==> inputs of job 2669 <==
// ex2_1
module ex2_1 (
	      input 		 clk, rst, validi,
	      input [31:0] 	 data_in,
	      output logic 	 valido, 
	      output logic [31:0] data_out
	      );
clock: 6.03 ns
lec_check: 0
abc_area: 1
cap_margin: 20
core_margin: 2
core_utilization: 72
cts_cluster_diameter: 400
cts_cluster_size: 10
hold_slack_margin: 0.29
place_density: 0.39
setup_slack_margin: 0.37
slew_margin: 20
run.sh (not shown) runs the stock make flow with config.mk's settings and CLKGATE_MAP_FILE=.
==> job 4714 (differences from job 2669) <==
- ABC_AREA: 1 -> default
- CORE_UTILIZATION: 72 -> 62
- CTS_CLUSTER_DIAMETER: 400 -> default
- CTS_CLUSTER_SIZE: 10 -> default
- HOLD_SLACK_MARGIN: 0.29 -> default
- PLACE_DENSITY: 0.39 -> default
- SETUP_SLACK_MARGIN: 0.37 -> default
==> flow/constraint.sdc (replaced) <==
create_clock -name core_clock -period 12.9 [get_ports {clk}]
set_input_delay 2.5800 -clock core_clock [delete_from_list [all_inputs] [get_ports {clk}]]
set_output_delay 2.5800 -clock core_clock [all_outputs]
set_load 0.01 [all_outputs]
==> job 6716 (differences from job 2669) <==
- ABC_AREA: 1 -> default
- CORE_UTILIZATION: 72 -> 66
- CTS_CLUSTER_DIAMETER: 400 -> default
- CTS_CLUSTER_SIZE: 10 -> default
- HOLD_SLACK_MARGIN: 0.29 -> default
- MAX_ROUTING_LAYER: default -> met4
- PLACE_DENSITY: 0.39 -> default
- SETUP_SLACK_MARGIN: 0.37 -> default
- TNS_END_PERCENT: default -> 5
==> flow/constraint.sdc (replaced) <==
create_clock -name core_clock -period 8.94 [get_ports {clk}]
set_input_delay 1.7880 -clock core_clock [delete_from_list [all_inputs] [get_ports {clk}]]
set_output_delay 1.7880 -clock core_clock [all_outputs]
set_load 0.01 [all_outputs]
==> qor summary <==
item	job 4714	job 2669	job 6716
Run status	timing/DRC/antenna clean	did not finish	complete, but fails checks
Failing step	-	global routing	-
Violated checks	-	-	setup timing
Synthesized-area fraction occupied by xor and xnor cells	5.08%	3.11%	5.08%
Post-CTS Resized	0	672	46
Chip width	316 um	293 um	306 um
Library cell contributing the largest single delay on the critical path	fa_1	-	fa_1
Met3 layer wire length in the routed design	19.8 mm	-	23.8 mm
Final cell utilization of the core	64.7%	-	73.9%
Slowest stage delay, CP	0.58 ns	-	0.54 ns
Sequential cell area	4130 sq um	-	4120 sq um
Final hold slack	0.477 ns	-	0.486 ns
Area share of and-or/or-and cells after synthesis	8.10%	6.98%	8.10%
Number of warning messages in the logs	37	-	40
Num rows	114	105	110
Final setup slack of the worst path	1.08 ns	-	-0.416 ns
Post-Place Worst Slack	0.859 ns	-2.89 ns	-1.20 ns
Post-synthesis chip area from yosys	60400 sq um	60000 sq um	60400 sq um

========
==> inputs of 06-12 <==
Starting RTL as in the previous note.
Settings: LEC_CHECK=0, CAP_MARGIN=30, CORE_MARGIN=2, CORE_UTILIZATION=40, GPL_TIMING_DRIVEN=0, PLACE_DENSITY_LB_ADDON=0.02, SLEW_MARGIN=15; clock period 12.0 ns.
==> 08-07 (differences from 06-12) <==
==> flow/config.mk (replaced) <==
export PLATFORM = sky130hd
export DESIGN_NAME = ex2_1
export DESIGN_NICKNAME = ex2_1
export VERILOG_FILES = /design/flow/design.v
export SDC_FILE = /design/flow/constraint.sdc
export NUM_CORES = 4
export LEC_CHECK = 0
export CAP_MARGIN = 20
export CORE_MARGIN = 2
export CORE_UTILIZATION = 72
export CTS_CLUSTER_DIAMETER = 353
export CTS_CLUSTER_SIZE = 21
export MAX_ROUTING_LAYER = met4
export SLEW_MARGIN = 20
export TNS_END_PERCENT = 5
==> flow/constraint.sdc (replaced) <==
create_clock -name core_clock -period 8.94 [get_ports {clk}]
set_input_delay 1.7880 -clock core_clock [delete_from_list [all_inputs] [get_ports {clk}]]
set_output_delay 1.7880 -clock core_clock [all_outputs]
set_load 0.01 [all_outputs]
==> 05-18 (differences from 06-12) <==
==> flow/config.mk (replaced) <==
export PLATFORM = sky130hd
export DESIGN_NAME = ex2_1
export DESIGN_NICKNAME = ex2_1
export VERILOG_FILES = /design/flow/design.v
export SDC_FILE = /design/flow/constraint.sdc
export NUM_CORES = 4
export LEC_CHECK = 0
export ABC_AREA = 1
export CAP_MARGIN = 0
export CORE_MARGIN = 2
export CORE_UTILIZATION = 40
export CTS_CLUSTER_SIZE = 12
export GPL_ROUTABILITY_DRIVEN = 0
export HOLD_SLACK_MARGIN = -0.01
export SLEW_MARGIN = 20
==> flow/constraint.sdc (replaced) <==
create_clock -name core_clock -period 10.0 [get_ports {clk}]
set_input_delay 2.0000 -clock core_clock [delete_from_list [all_inputs] [get_ports {clk}]]
set_output_delay 2.0000 -clock core_clock [all_outputs]
set_load 0.01 [all_outputs]
==> 09-24 (differences from 06-12) <==
==> flow/config.mk (replaced) <==
export PLATFORM = sky130hd
export DESIGN_NAME = ex2_1
export DESIGN_NICKNAME = ex2_1
export VERILOG_FILES = /design/flow/design.v
export SDC_FILE = /design/flow/constraint.sdc
export NUM_CORES = 4
export LEC_CHECK = 0
export CAP_MARGIN = 20
export CORE_MARGIN = 2
export CORE_UTILIZATION = 40
export SLEW_MARGIN = 20
==> flow/constraint.sdc (replaced) <==
create_clock -name core_clock -period 10.0 [get_ports {clk}]
set_input_delay 2.0000 -clock core_clock [delete_from_list [all_inputs] [get_ports {clk}]]
set_output_delay 2.0000 -clock core_clock [all_outputs]
set_load 0.01 [all_outputs]
==> deck_impl_summary.md <==
Run Summary

STA
  • Final Cycle Share: 103.4%
  • Setup ws final: -0.3012 ns
  • Fin crit period: between 9 and 10 ns
  • Setup Viol. Count Final: 13

Yosys
  • Mux share: 0.2052%
  • Cell Area, Synth: about 60,000 sq um
  • Adder Share, Synth: 50.45%
  • Ys cells: 7,265

Route
  • Drt via density: 6.102

Run status
  • Status: failed layout checks
  • Layout Check Failures: negative setup slack

Worst setup path
  • Crit path required time: 9.35 ns

Global route
  • Global Route met3 Usage: between 10 and 15%

Die
  • Die Wd: 293.6 um
  • Die area: 86,170 sq um

Placed design
  • Placed cells: 8,377

Layout
  • Flop share of the area: 6.153%
The numbers above come from 08-07.

==> deck_impl_summary.md <==
Run Summary

Run status
  • Status: finished clean

Yosys
  • Cell Area, Synth: 60,370 sq um
  • Ys cells: between 7,000 and 8,000
  • Adder Share, Synth: 50.45%

Die
  • Die Wd: about 400 um

Global route
  • Global Route met3 Usage: 11.42%

STA
  • Setup ws final: 0.2801 ns

Placed design
  • Placed cells: ~9,400

Layout
  • Flop share of the area: 6.227%
The numbers above come from 06-12.

==> deck_impl_summary.md <==
Run Summary

Run status
  • Status: finished clean

Die
  • Die Wd: roughly 390 um
  • Die area: ~150,000 sq um

Route
  • Drt via density: 5.294

Yosys
  • Mux share: 0.2052%
  • Cell Area, Synth: 60,370 sq um
  • Ys cells: 7,265
  • Adder Share, Synth: around 50%

STA
  • Setup ws final: 0.3521 ns
  • Setup Viol. Count Final: 0
  • Fin crit period: approximately 9.6 ns
  • Final Cycle Share: 96.48%

Placed design
  • Placed cells: between 9,000 and 10,000

Worst setup path
  • Crit path required time: 10.36 ns
The numbers above come from 09-24.

==> deck_impl_summary.md <==
Run Summary

Layout
  • Flop share of the area: 6.458%
  • Design area: about 64,000 sq um

STA
  • Setup ws final: between 0.6 and 0.7 ns
  • Setup Viol. Count Final: 0
  • Final Cycle Share: a little over nine tenths
  • Fin. max-slew vios: 0

Die
  • # Taps: 2,016

Global route
  • GRT met2 Usage: 43.28%
  • Global Route met3 Usage: 5.318%

Yosys
  • Mux share: 0%
  • Cell Area, Synth: 59,960 sq um

Placed design
  • Placed cells: 9,732

Run status
  • Status: finished clean

Worst setup path
  • R2r endpoint: valido
  • CP max stage cell: fa_1
  • Kind of start point of the critical path: input pin

Route
  • Drt via density: between 5 and 6
The numbers above come from 05-18.


========
==> try-sierra: inputs <==
ex2_1 again, from the RTL that the note above started with.
Design ex2_1, start of the top module:
module ex2_1 (
	      input 		 clk, rst, validi,
	      input [31:0] 	 data_in,
	      output logic 	 valido, 
	      output logic [31:0] data_out
	      );
   enum 			 {S0, S1, S2} state, next;
   logic [31:0]  		 a1, a2, a3;
   logic [31:0]			 counter;
   always_ff @(posedge clk or posedge rst) begin
      if (rst) begin
	 data_out <= 32'b0;
	 valido <= 1'b0;
	 state = S0;
	 counter = 0;
	 a1 = 0;
	 a2 = 0;
	 a3 = 0;
      end
      else begin
	 case (state)
	   S0: begin
	      if (validi) 
		  	begin
		  		a1 = data_in;
		  		a2 += data_in;
		  		a3 *= data_in;
		  		data_out <= a2;
		 		if(counter > 2 && (counter % 3 == 0)) 
					begin
	 	 				valido <= 1'b1;
		 			end
		 		next = S1;
		 		counter += 1;
		  	end
		  else 
		  	begin
		 		next = S0;
		 		counter = 0;
				valido <= 1'b0;
	      	end
	   end
	   S1: begin
	      if (validi) 
		  	begin
		 		a1 *= data_in;
		 		a2 = data_in;
		 		a3 += data_in;
		 		data_out <= a3;
		 		if(counter > 2 && (counter % 3 == 1)) 
					begin
	 	 				valido <= 1'b1;
		 			end
		 		next = S2;
		 		counter += 1;
			end	      
		  else 
		  	begin
				next = S0;
  ...
clock: 6.03 ns
lec_check: 0
abc_area: 1
cap_margin: 20
core_margin: 2
core_utilization: 72
cts_cluster_diameter: 400
cts_cluster_size: 10
place_density: 0.87
setup_slack_margin: -0.11
slew_margin: 20
==> try-violet: changes against try-sierra <==
--- a/flow/config.mk
+++ b/flow/config.mk
@@ -10,7 +10,5 @@
 export CORE_MARGIN = 2
-export CORE_UTILIZATION = 72
-export CTS_CLUSTER_DIAMETER = 400
-export CTS_CLUSTER_SIZE = 10
-export PLACE_DENSITY = 0.87
-export SETUP_SLACK_MARGIN = -0.11
+export CORE_UTILIZATION = 40
+export CTS_CLUSTER_SIZE = 99
+export GPL_ROUTABILITY_DRIVEN = 0
 export SLEW_MARGIN = 20
==> flow/constraint.sdc (replaced) <==
create_clock -name core_clock -period 10.0 [get_ports {clk}]
set_input_delay 2.0000 -clock core_clock [delete_from_list [all_inputs] [get_ports {clk}]]
set_output_delay 2.0000 -clock core_clock [all_outputs]
set_load 0.01 [all_outputs]
==> try-tundra: changes against try-sierra <==
==> flow/config.mk (replaced) <==
export PLATFORM = sky130hd
export DESIGN_NAME = ex2_1
export DESIGN_NICKNAME = ex2_1
export VERILOG_FILES = /design/flow/design.v
export SDC_FILE = /design/flow/constraint.sdc
export NUM_CORES = 4
export LEC_CHECK = 0
export CAP_MARGIN = 15
export CORE_MARGIN = 2
export CORE_UTILIZATION = 71
export SETUP_SLACK_MARGIN = -0.59
export SLEW_MARGIN = 20
==> flow/constraint.sdc (replaced) <==
create_clock -name core_clock -period 8.13 [get_ports {clk}]
set_input_delay 1.6260 -clock core_clock [delete_from_list [all_inputs] [get_ports {clk}]]
set_output_delay 1.6260 -clock core_clock [all_outputs]
set_load 0.01 [all_outputs]
==> summary of the runs <==
try-tundra finished but failed the layout checks on negative setup slack. try-sierra died in 5_1_grt (GRT-0232). try-violet went through all stages and came out clean.
In try-tundra the final cell count is lower than in try-violet, by 9.1%.
Sequential cell count is the same in try-violet and try-tundra.
Of try-violet and try-tundra, try-tundra has the higher core utilization (gap 41 points).
Wire length: try-tundra is larger than try-violet (about 5%).
